== run 1 ==
==> flow/design.v (excerpt) <==
module sdram_controller (
    wr_addr,
    wr_data,
    wr_enable,
    rd_addr,
    rd_data,
    rd_ready,
    rd_enable,
    busy, rst_n, clk,
    addr, bank_addr, data_in, data_out, data_oe, clock_enable, cs_n, ras_n, cas_n, we_n,
    data_mask_low, data_mask_high
);
Size in the first run: ~92 flip-flops, about 140 I/O pins, about 4200 um^2 of cells after synthesis.
make LEC_CHECK=0 CAP_MARGIN=20 CORE_ASPECT_RATIO=1.99 CORE_MARGIN=2 CORE_UTILIZATION=67 PLACE_DENSITY=0.6 SLEW_MARGIN=20 finish   # period 7.5 ns
run.sh (not shown) runs the stock make flow with config.mk's settings and CLKGATE_MAP_FILE=.
Run 1 ended with every stage complete and zero timing, DRC or antenna violations.
What run 2 does differently from run 1 at the input level:
- CORE_ASPECT_RATIO: 1.99 -> unset
- CORE_UTILIZATION: 67 -> 42
- the clock period (ns, I/O delays scaled along): 7.5 -> 4.09
--- outcome ---
The kind of critical path comes out input port to flip-flop in one run and flip-flop to output port in the other, namely in run 1 and run 2 respectively.
Sort run 1 and run 2 by met1 routed wirelength after detailed routing, descending, and run 2 comes first.
Taking run 1 as the reference point, the buffers plus inverters on the worst setup path of run 2 falls by 1.
Run 2 ends up with a number of rows in the core area that is 4 lower than in run 1.
Input-level comparison between run 3 and run 2:
- CORE_UTILIZATION: 42 -> 40
- SETUP_SLACK_MARGIN: unset -> 0.25
[summary]
- Compared with run 2, run 3 shows die width that has gone up by a few percent.
- NOTE power density normalized to cell area run 2->run 3 decreased slightly
- Compared with run 2, run 3 is the less power-hungry design.
- Run 3 vs. run 2: number of well taps went up about 2.3%; number of standard cells in the final layout excluding fillers saw little to no change; clock distribution area overhead in the final layout level.
- First-pass GRT wire length for run 3: about 1.6% down relative to run 2
Here is what was changed in the inputs of run 4 compared with run 3.
- clearing PLACE_DENSITY, which used to be 0.6
- putting CELL_PAD_IN_SITES_DETAIL_PLACEMENT at 2 where nothing was set
- swapping 0.25 for -0.26 in SETUP_SLACK_MARGIN
- putting CTS_CLUSTER_SIZE at 83 where nothing was set
- putting GPL_TIMING_DRIVEN at 1 where nothing was set
- putting HOLD_SLACK_MARGIN at 0.05 where nothing was set
- putting TNS_END_PERCENT at 60 where nothing was set
- swapping 2 for 3 in CORE_MARGIN
- putting MIN_ROUTING_LAYER at met1 where nothing was set
- swapping 40 for 51 in CORE_UTILIZATION
- putting MAX_ROUTING_LAYER at met5 where nothing was set
- putting PLACE_DENSITY_LB_ADDON at 0.13 where nothing was set
- putting CORE_ASPECT_RATIO at 0.85 where nothing was set
- swapping 20 for 10 in SLEW_MARGIN
==> results <==
- Run 4 never completed, since it errored out during 3_5_place_dp.
- Re number of ports placed on the die boundary: no difference whatsoever between run 4 and run 3.
- Reported for run 3 and run 4, fraction of synthesis flops using an asynchronous set or reset pin turned out identical to the last digit.
- Run 4 against run 3; die outline height is down by more than 10%.
--- input diff run 4..run 5 ---
- changing CELL_PAD_IN_SITES_DETAIL_PLACEMENT from 2 to 0
- changing MIN_ROUTING_LAYER from met1 to met2
- setting CTS_CLUSTER_DIAMETER to 379 for the first time
- changing CTS_CLUSTER_SIZE from 83 to 96
- changing CORE_UTILIZATION from 51 to 33
- changing CORE_ASPECT_RATIO from 0.85 to 1.65
- changing GPL_TIMING_DRIVEN from 1 to 0
### Flow results
- Run 5 ended with every stage complete and zero timing, DRC or antenna violations.
- Side by side, y dimension of the die turned out higher in run 5 than in run 4.
- Number of top-level design ports came out exactly the same in run 4 and run 5.
- Max core utilization before placement across run 4 and run 5: run 4
- For die area, dividing the value from run 4 by the value from run 5 gives 0.66.
- Sort run 4 and run 5 by horizontal die size desc -> top: run 4
- Final weighted congestion in routability-driven placement, run 5 vs run 4: down slightly
- Run 4 -> run 5: chip area line of the yosys report delta 0, exact match
Relative to run 5, the following input files were edited for run 6:
- TNS_END_PERCENT removed (was 60)
- PLACE_DENSITY_LB_ADDON removed (was 0.13)
- SLEW_MARGIN changed from 10 to 20
- CORE_ASPECT_RATIO removed (was 1.65)
- CORE_MARGIN changed from 3 to 2
- CORE_UTILIZATION changed from 33 to 40
- GPL_TIMING_DRIVEN removed (was 0)
- CTS_CLUSTER_SIZE removed (was 96)
- PLACE_DENSITY newly set to 0.56
- GPL_ROUTABILITY_DRIVEN newly set to 1
- SETUP_SLACK_MARGIN removed (was -0.26)
- CTS_CLUSTER_DIAMETER removed (was 379)
- HOLD_SLACK_MARGIN changed from 0.05 to 0.07
- the clock period (ns, I/O delays scaled along) changed from 4.09 to 5.4
Notes after the runs:
Run 6 ended up with fewer standard cells than run 5.
Sum of buffers and inverters on the critical path was higher in the run labelled run 5.
On length of routed met2 wiring: between run 6 and run 5, it ends up lower for run 6.
Comparing run 6 and run 5, the lower global-route usage was measured on run 5.
Compared with run 5, run 6 shows a initial core utilization that is 6.9 points higher.
The setup slack of run 6 is larger than that of run 5.
Measured against each other, run 6 and run 5 differ in sequential logic power, the higher figure coming from run 5.
In run 6, total stage count of the critical path is lower than in run 5.
Of the two values seen for startpoint of the worst setup timing path, state_cnt[0] was produced by run 5 and state[4] by run 6.
More vias were needed by run 5 than by run 6.
Of run 6 and run 5, run 6 shows the lower final area, with run 5 above it.
Power: run 6 better than run 5

* * *

Starting RTL as in the previous note.
clock: 2.8 ns
lec_check: 0
cap_margin: 20
cell_pad_in_sites_detail_placement: 0
core_aspect_ratio: 1.65
core_margin: 2
core_utilization: 72
cts_cluster_size: 37
gpl_timing_driven: 1
hold_slack_margin: 0.05
max_routing_layer: met5
min_routing_layer: met1
place_density_lb_addon: 0.26
setup_slack_margin: 0.01
slew_margin: 30
tns_end_percent: 60
The baseline never finished: it broke off in global placement (3_3_place_gp) on FLW-0024.
Rerun with:
- CORE_MARGIN: 2 -> 3
- CORE_UTILIZATION: 72 -> 51
- CTS_CLUSTER_SIZE: 37 -> default
- GPL_TIMING_DRIVEN: 1 -> 0
- MIN_ROUTING_LAYER: met1 -> met2
- PLACE_DENSITY_LB_ADDON: 0.26 -> 0.13
- SETUP_SLACK_MARGIN: 0.01 -> -0.26
- SLEW_MARGIN: 30 -> 10
- clock period: 2.8 -> 4.09 ns (I/O delays scaled with it)
The changed run produced a clean layout.
Synthesized area does not change.
Die area is higher by 45%.
Synthesized cell count stays the same.

* * *

== build 48 ==
Starting RTL as in the previous note.
clock: 3.16 ns
lec_check: 0
cap_margin: 20
core_margin: 2
core_utilization: 72
cts_cluster_size: 29
place_density_lb_addon: 0.27
slew_margin: 20
Build 48: it failed with a tool error in 3_3_place_gp, so there are no final results.
Relative to build 48, the following input files were edited for build 30:
# build 48
export LEC_CHECK = 0
export CAP_MARGIN = 20
export CORE_MARGIN = 2
export CORE_UTILIZATION = 72
export CTS_CLUSTER_SIZE = 29
export PLACE_DENSITY_LB_ADDON = 0.27
export SLEW_MARGIN = 20
create_clock -name core_clock -period 3.16 [get_ports {clk}]
# build 30
export LEC_CHECK = 0
export CAP_MARGIN = 20
export CORE_MARGIN = 2
export CORE_UTILIZATION = 72
export CTS_CLUSTER_DIAMETER = 115
export CTS_CLUSTER_SIZE = 46
export PLACE_DENSITY = 0.35
export SETUP_SLACK_MARGIN = 1.04
export SLEW_MARGIN = 20
create_clock -name core_clock -period 3.59 [get_ports {clk}]
Notes after the runs:
Tool error GPL-0301 stopped build 30 during 3_3_place_gp; no final results. Build 48 -> build 30: xor/xnor cell area share of the yosys netlist delta 0, exact match. For post-synthesis average cell area, build 48 and build 30 come out practically identical. The net count of the mapped netlist of build 30 and that of build 48 are within noise of each other. On chip area, build 48 tracks build 30 almost exactly. Re compound-gate portion of the synthesized area: no difference whatsoever between build 48 and build 30. From build 48 to build 30 the numbers moved as follows: share of flip-flops with an asynchronous set or reset after synthesis stayed essentially flat, synthesized area about even, synthesized cell count shows no meaningful change, starting density of the core essentially unchanged. Summed standard-cell area reported by yosys: build 30 vs build 48 identical.
### build 30 -> build 57
# build 30
export LEC_CHECK = 0
export CAP_MARGIN = 20
export CORE_MARGIN = 2
export CORE_UTILIZATION = 72
export CTS_CLUSTER_DIAMETER = 115
export CTS_CLUSTER_SIZE = 46
export PLACE_DENSITY = 0.35
export SETUP_SLACK_MARGIN = 1.04
export SLEW_MARGIN = 20
create_clock -name core_clock -period 3.59 [get_ports {clk}]
# build 57
export LEC_CHECK = 0
export CAP_MARGIN = 20
export CORE_MARGIN = 2
export CORE_UTILIZATION = 64
export CTS_CLUSTER_DIAMETER = 312
export CTS_CLUSTER_SIZE = 96
export PLACE_DENSITY = 0.35
export SLEW_MARGIN = 20
create_clock -name core_clock -period 2.98 [get_ports {clk}]
==> results <==
- Build 57: no failed stages, no open violations at the end
- Compared to build 30, build 57 was floorplanned on a bigger die.
- Delta (build 57 minus build 30): floorplan-stage core utilization shrank by 9.2 points, horizontal die dimension grew by 5.8%.
- Diff build 30..build 57 | share of synthesized cell area in and, or, nand and nor gates | unchanged
- Taking build 30 as the reference point, the vertical die dimension of build 57 rises by about 6%.
- Any difference in Yosys chip area between build 30 and build 57 is small enough to ignore.
Setup changes, build 57 to build 15
# build 57
export LEC_CHECK = 0
export CAP_MARGIN = 20
export CORE_MARGIN = 2
export CORE_UTILIZATION = 64
export CTS_CLUSTER_DIAMETER = 312
export CTS_CLUSTER_SIZE = 96
export PLACE_DENSITY = 0.35
export SLEW_MARGIN = 20
create_clock -name core_clock -period 2.98 [get_ports {clk}]
# build 15
export LEC_CHECK = 0
export CAP_MARGIN = 20
export CORE_MARGIN = 2
export CORE_UTILIZATION = 40
export PLACE_DENSITY = 0.6
export SLEW_MARGIN = 20
create_clock -name core_clock -period 7.5 [get_ports {clk}]
==> comparison <==
- Between build 15 and build 57, met2 layer wire length in the routed design is higher for build 57, build 15 comes in under that.
- Compared with build 57, build 15 is the less power-hungry design.
- Summary of build 15 over build 57: first-pass detailed-route iteration total went down; fraction of met1 tracks used by global routing went down.
- Against build 57 as the reference, build 15 delivers a lower number of instances resized during post-cts repair.
- Cmp build 15 vs build 57: fraction of power consumed by the clock network higher in build 15
- Compare build 15 and build 57 | ratio of final minimum period to clock period lower: build 15
For build 31, these inputs were changed with respect to build 15:
# build 15
export LEC_CHECK = 0
export CAP_MARGIN = 20
export CORE_MARGIN = 2
export CORE_UTILIZATION = 40
export PLACE_DENSITY = 0.6
export SLEW_MARGIN = 20
create_clock -name core_clock -period 7.5 [get_ports {clk}]
# build 31
export LEC_CHECK = 0
export CAP_MARGIN = 20
export CORE_MARGIN = 2
export CORE_UTILIZATION = 61
export CTS_CLUSTER_DIAMETER = 103
export CTS_CLUSTER_SIZE = 35
export SLEW_MARGIN = 20
create_clock -name core_clock -period 2.7 [get_ports {clk}]
### Flow results
Build 31 finished every stage and its layout cleared the timing, DRC and antenna checks.
Compared with build 15, build 31 shows count of non-CTS buffers in the layout that has gone up by a little under 10%.
Slowest cell on the critical path = clkdlybuf4s50_1: build 31; slowest cell on the critical path = nor3_1: build 15
Re total track usage: build 31 and build 15 aren't equal, and the lower value belongs to build 15.
Build 31 vs. build 15: leakage dissipation now sits higher; via count now sits higher; final non-filler cell area now sits higher; wire length of the first global-routing pass now sits lower.
Power (lower): build 15
Modified inputs, build 46 compared to build 31
# build 31
export LEC_CHECK = 0
export CAP_MARGIN = 20
export CORE_MARGIN = 2
export CORE_UTILIZATION = 61
export CTS_CLUSTER_DIAMETER = 103
export CTS_CLUSTER_SIZE = 35
export SLEW_MARGIN = 20
create_clock -name core_clock -period 2.7 [get_ports {clk}]
# build 46
export LEC_CHECK = 0
export ABC_AREA = 1
export CAP_MARGIN = 20
export CORE_MARGIN = 2
export CORE_UTILIZATION = 72
export CTS_CLUSTER_DIAMETER = 178
export CTS_CLUSTER_SIZE = 99
export PLACE_DENSITY = 0.6
export SLEW_MARGIN = 20
create_clock -name core_clock -period 3.03 [get_ports {clk}]
Findings:
Build 31: no failed stages, no open violations at the end. Run status, build 46: aborted in 3_3_place_gp, error GPL-0301. Count of instantiated cells in the yosys netlist (build 46 / build 31): 1.20. The die size of build 46 is lower than that of build 31. Of build 46 and build 31, the run reporting the higher synthesized area was build 31. On post-synthesis share of cell area spent on full adders, half adders and majority gates, build 46 and build 31 are basically level.

* * *

job 7399:
Starting RTL as in the previous note.
==> flow/design.v (excerpt) <==
module sdram_controller (
    wr_addr,
    wr_data,
    wr_enable,
    rd_addr,
    rd_data,
    rd_ready,
    rd_enable,
    busy, rst_n, clk,
    addr, bank_addr, data_in, data_out, data_oe, clock_enable, cs_n, ras_n, cas_n, we_n,
    data_mask_low, data_mask_high
);
Settings: LEC_CHECK=0, CAP_MARGIN=15, CELL_PAD_IN_SITES_DETAIL_PLACEMENT=1, CORE_ASPECT_RATIO=1.56, CORE_MARGIN=5, CORE_UTILIZATION=40, CTS_CLUSTER_DIAMETER=155, GPL_ROUTABILITY_DRIVEN=0, GPL_TIMING_DRIVEN=0, MAX_ROUTING_LAYER=met4, MIN_ROUTING_LAYER=met2, SLEW_MARGIN=35; clock period 5.6 ns.
## Diff of input files: job 5956 against job 7399
==> flow/config.mk <==
export PLATFORM = sky130hd
export DESIGN_NAME = sdram_controller
export DESIGN_NICKNAME = sdram_controller
export VERILOG_FILES = /design/flow/design.v
export SDC_FILE = /design/flow/constraint.sdc
export NUM_CORES = 4
export LEC_CHECK = 0
export CAP_MARGIN = 20
export CORE_ASPECT_RATIO = 0.5
export CORE_MARGIN = 9
export CORE_UTILIZATION = 61
export PLACE_DENSITY = 0.6
export SLEW_MARGIN = 20
==> flow/constraint.sdc <==
create_clock -name core_clock -period 7.5 [get_ports {clk}]
set_input_delay 1.5000 -clock core_clock [delete_from_list [all_inputs] [get_ports {clk}]]
set_output_delay 1.5000 -clock core_clock [all_outputs]
set_load 0.01 [all_outputs]
Findings:
Chip footprint, job 7399 and job 5956, lower one = job 5956. Diff job 7399..job 5956 | flip-flop count | negligible. Taking job 7399 as the reference, in job 5956 final instance area lost 130 um^2; total standard cell area after synthesis neither gained nor lost much; non-clock buffer count lost 27. Re final worst setup slack: job 7399 and job 5956 aren't equal, and the higher value belongs to job 5956. Static power due to leakage delta (job 5956 − job 7399): favourable.
diff inputs: job 5956 => job 2919
--- a/flow/config.mk
+++ b/flow/config.mk
@@ -8,5 +8,7 @@
 export CAP_MARGIN = 20
-export CORE_ASPECT_RATIO = 0.5
-export CORE_MARGIN = 9
-export CORE_UTILIZATION = 61
+export CORE_ASPECT_RATIO = 1.91
+export CORE_MARGIN = 2
+export CORE_UTILIZATION = 40
+export CTS_CLUSTER_DIAMETER = 377
+export CTS_CLUSTER_SIZE = 100
 export PLACE_DENSITY = 0.6
==> results <==
Comparing job 2919 and job 5956, the lower fraction of area in clock buffers and inverters was measured on job 2919.
From job 5956 to job 2919, share of async-settable or async-resettable flops after synthesis did not move at all.
Diff job 2919..job 5956 | maximum number of pins on one net before global-route repair | unchanged
Compared with job 5956, job 2919 shows a layout clock buffer count that is 1 higher.
Summary of job 2919 over job 5956: post-place setup slack rose 0.35 ns; area of the multi-input gates neither gained nor lost much; sequential cell area share decreased 0.15 points.
Amount of wire on met2 after detailed routing for job 2919: 1300 um down relative to job 5956
The area growth from synthesis to layout reported for job 2919 is greater than that of job 5956 by 0.68 points.
[compare] base=job 5956 new=job 2919: total routed wire length on the met1 layer fell by 32%, maximum frequency has increased.
Modified inputs, job 989 compared to job 2919
--- a/flow/config.mk
+++ b/flow/config.mk
@@ -8,7 +8,5 @@
 export CAP_MARGIN = 20
-export CORE_ASPECT_RATIO = 1.91
 export CORE_MARGIN = 2
-export CORE_UTILIZATION = 40
-export CTS_CLUSTER_DIAMETER = 377
-export CTS_CLUSTER_SIZE = 100
+export CORE_UTILIZATION = 57
+export CTS_CLUSTER_SIZE = 99
 export PLACE_DENSITY = 0.6
==> flow/constraint.sdc <==
create_clock -name core_clock -period 3.03 [get_ports {clk}]
set_input_delay 0.6060 -clock core_clock [delete_from_list [all_inputs] [get_ports {clk}]]
set_output_delay 0.6060 -clock core_clock [all_outputs]
set_load 0.01 [all_outputs]
--- outcome ---
Of the two candidates, job 2919 has the worse wire length after detailed routing and job 989 the better one. Detailed-routing iteration count for the pre-antenna-repair pass, job 989 and job 2919: smaller value in job 2919. Job 989: finished layout cell area 1.4% below job 2919. Per the comparison of job 989 with job 2919, post-placement cell area increased by about 0.33% relative to the old numbers, initial core utilization +17 points, routing usage on met1 picked up an extra 15 points. Taking job 2919 as the reference, in job 989 met2 usage in global routing grew by 9.8 points; fraction of standard cell area that is sequential rose 0.45 points. Overall die width up 15% in job 989 wrt job 2919. | global-route usage | higher: job 989 |. [job 989] cell count after placement fell 25 relative to job 2919.
No activity file was given, so power comes from the tool's default toggle rates.
